==> inputs of sierra <==
==> flow/design.v (excerpt) <==
module MIPS(input clk, rst,
	output [31:0] imem_addr, input [31:0] imem_data,
	output [31:0] dmem_addr, output [31:0] dmem_wdata, output dmem_we, input [31:0] dmem_rdata);
	wire Is_SV, MemtoReg, Reg_Write, Mem_Read, Mem_Write ,  Branch, ALUsrc, ld;
	wire [1:0] regDst, writeDst, Jump;
	wire [2:0] ALUOp;
	wire [3:0] ALUOperation;
	wire [5:0] func, opcode;
	Data_path DP(clk , rst  , MemtoReg , Reg_Write , Mem_Read, Mem_Write , Branch , ALUsrc ,  ld , regDst ,   writeDst , Jump , ALUOperation, func, opcode,
		imem_addr, imem_data, dmem_addr, dmem_wdata, dmem_we, dmem_rdata);
	controller CU(opcode , MemtoReg , Reg_Write , Mem_Read ,Mem_Write ,  Branch , ALUsrc , ld , regDst ,  writeDst , Jump , ALUOp);
	ALU_control ALU_CU(func , ALUOp , ALUOperation);
endmodule
==> flow/config.mk <==
export PLATFORM = sky130hd
export DESIGN_NAME = MIPS
export DESIGN_NICKNAME = MIPS
export VERILOG_FILES = /design/flow/design.v
export SDC_FILE = /design/flow/constraint.sdc
export NUM_CORES = 4
export LEC_CHECK = 0
export CAP_MARGIN = 20
export CORE_MARGIN = 2
export CORE_UTILIZATION = 66
export CTS_CLUSTER_SIZE = 42
export MAX_ROUTING_LAYER = met4
export SLEW_MARGIN = 20
==> flow/constraint.sdc <==
create_clock -name core_clock -period 5.75 [get_ports {clk}]
set_input_delay 1.1500 -clock core_clock [delete_from_list [all_inputs] [get_ports {clk}]]
set_output_delay 1.1500 -clock core_clock [all_outputs]
set_load 0.01 [all_outputs]
run.sh (not shown) runs the stock make flow with config.mk's settings and CLKGATE_MAP_FILE=.
==> inputs of tundra, as changes to sierra <==
--- a/flow/config.mk
+++ b/flow/config.mk
@@ -6,8 +6,12 @@
 export NUM_CORES = 4
 export LEC_CHECK = 0
+export ABC_AREA = 0
 export CAP_MARGIN = 20
+export CORE_ASPECT_RATIO = 0.5
 export CORE_MARGIN = 2
-export CORE_UTILIZATION = 66
-export CTS_CLUSTER_SIZE = 42
-export MAX_ROUTING_LAYER = met4
+export CORE_UTILIZATION = 72
+export CTS_CLUSTER_DIAMETER = 391
+export CTS_CLUSTER_SIZE = 100
+export PLACE_DENSITY = 0.4
+export SETUP_SLACK_MARGIN = 0.97
 export SLEW_MARGIN = 20
==> flow/constraint.sdc (replaced) <==
create_clock -name core_clock -period 4.25 [get_ports {clk}]
set_input_delay 0.8500 -clock core_clock [delete_from_list [all_inputs] [get_ports {clk}]]
set_output_delay 0.8500 -clock core_clock [all_outputs]
set_load 0.01 [all_outputs]
==> inputs of zinc, as changes to sierra <==
==> flow/config.mk (replaced) <==
export PLATFORM = sky130hd
export DESIGN_NAME = MIPS
export DESIGN_NICKNAME = MIPS
export VERILOG_FILES = /design/flow/design.v
export SDC_FILE = /design/flow/constraint.sdc
export NUM_CORES = 4
export LEC_CHECK = 0
export ABC_AREA = 1
export CAP_MARGIN = 10
export CELL_PAD_IN_SITES_DETAIL_PLACEMENT = 2
export CORE_ASPECT_RATIO = 0.65
export CORE_MARGIN = 10
export CORE_UTILIZATION = 34
export GPL_ROUTABILITY_DRIVEN = 1
export GPL_TIMING_DRIVEN = 0
export MAX_ROUTING_LAYER = met4
export MIN_ROUTING_LAYER = met1
export PLACE_DENSITY_LB_ADDON = 0.25
export SETUP_SLACK_MARGIN = 3.61
export SLEW_MARGIN = 20
export TNS_END_PERCENT = 15
==> flow/constraint.sdc (replaced) <==
create_clock -name core_clock -period 14.4 [get_ports {clk}]
set_input_delay 2.8800 -clock core_clock [delete_from_list [all_inputs] [get_ports {clk}]]
set_output_delay 2.8800 -clock core_clock [all_outputs]
set_load 0.01 [all_outputs]
==> qor summary <==
Clock Tree Root: tundra -; sierra sky130_fd_sc_hd__clkbuf_16; zinc sky130_fd_sc_hd__clkbuf_16
CTS H-tree lvls: tundra -; sierra 3; zinc 3
Cell area after synthesis: tundra 61900 µm²; sierra 61900 µm²; zinc 66600 µm²
Core Region: tundra 84500 µm²; sierra 93200 µm²; zinc 194000 µm²
Die Width: tundra 419 µm; sierra 310 µm; zinc 569 µm
Floorplan core density: tundra 0.733; sierra 0.665; zinc 0.343
Setup repair bufs after CTS: tundra -; sierra 100; zinc 50
Die H: tundra 211 µm; sierra 310 µm; zinc 377 µm
Post-placement cell count: tundra 6894; sierra 6807; zinc 11288
Number of clock sinks: tundra -; sierra 1056; zinc 1056
Post-synth seq share: tundra 0.507; sierra 0.507; zinc 0.472
Aoi/oai-family share of the synthesized area: tundra 0.0757; sierra 0.0757; zinc 0.209
Port Buffers: tundra 162; sierra 162; zinc 155
Count of mapped cells out of synthesis: tundra 4894; sierra 4894; zinc 8288
Weighted congestion reported at the end of routability-driven placement: tundra 1.17; sierra 1.07; zinc 1.28
Die Area: tundra 88500 µm²; sierra 96300 µm²; zinc 214000 µm²
Worst setup slack after placement: tundra -3.10 ns; sierra -1.89 ns; zinc -0.0293 ns
Run status: tundra aborted with a tool error; sierra aborted with a tool error; zinc aborted with a tool error
Last stage reached: tundra clock tree synthesis; sierra global routing; zinc global routing
Area fraction in and, or, nand and nor cells after synthesis: tundra 0.111; sierra 0.111; zinc 0.210
Average footprint of a synthesized cell: tundra 12.7 µm²; sierra 12.7 µm²; zinc 8.03 µm²
Area fraction of the dominant cell type after synthesis: tundra 0.496; sierra 0.496; zinc 0.462

---

==> run P: inputs <==
Starting RTL as in the previous note.
make LEC_CHECK=0 CAP_MARGIN=20 CELL_PAD_IN_SITES_GLOBAL_PLACEMENT=3 CORE_MARGIN=9 CORE_UTILIZATION=27 CTS_CLUSTER_DIAMETER=349 MIN_ROUTING_LAYER=met2 PLACE_DENSITY_LB_ADDON=0.22 SETUP_SLACK_MARGIN=-0.41 SLEW_MARGIN=25 TNS_END_PERCENT=75 finish   # period 14.3 ns
==> run K (differences from run P) <==
CELL_PAD_IN_SITES_GLOBAL_PLACEMENT = not set   (was 3)
CORE_ASPECT_RATIO = 0.5   (was not set)
CORE_MARGIN = 2   (was 9)
CORE_UTILIZATION = 40   (was 27)
CTS_CLUSTER_DIAMETER = not set   (was 349)
CTS_CLUSTER_SIZE = 15   (was not set)
HOLD_SLACK_MARGIN = 0.14   (was not set)
MAX_ROUTING_LAYER = met5   (was not set)
MIN_ROUTING_LAYER = not set   (was met2)
PLACE_DENSITY_LB_ADDON = not set   (was 0.22)
SETUP_SLACK_MARGIN = not set   (was -0.41)
SLEW_MARGIN = 20   (was 25)
TNS_END_PERCENT = not set   (was 75)
==> flow/constraint.sdc (replaced) <==
create_clock -name core_clock -period 10.5 [get_ports {clk}]
set_input_delay 2.1000 -clock core_clock [delete_from_list [all_inputs] [get_ports {clk}]]
set_output_delay 2.1000 -clock core_clock [all_outputs]
set_load 0.01 [all_outputs]
==> results <==
Outcome: run P no timing/DRC/antenna violations; run K no timing/DRC/antenna violations
Fraction of area in clock buffers and inverters: run P 0.05384; run K 0.04594
Non-clock buffer count in the final layout: run P 381; run K 432
Area of the chip: run P 247,000 um^2; run K 158,200 um^2
Setup slack at placement: run P 1.039 ns; run K 0.1707 ns
Total wirelength of the detailed-routed design: run P 323,700 um; run K 265,200 um
Number of filler instances in the final layout: run P 22,690; run K 13,730
Routed met3 length: run P 137,900 um; run K 37,920 um
Final Skew: run P 0.09603 ns; run K 0.04932 ns
Via count normalized by instance count: run P 7.527; run K 6.672
Routability Congestion: run P 0.9460; run K 1.007
GR Util met1: run P 0; run K 0.4564
Slew @ Worst Pin: run P 1.173 ns; run K 1.103 ns
Reg-to-reg endpoint: run P DP.CUT_RF.Reg_data[17][27]; run K DP.CUT_RF.Reg_data[25][20]
Post-placement cell area: run P 67,970 um^2; run K 67,140 um^2
DR pass1 iterations: run P 11; run K 6
Slowest cell on crit path: run P sky130_fd_sc_hd__o21ai_0; run K sky130_fd_sc_hd__mux4_2
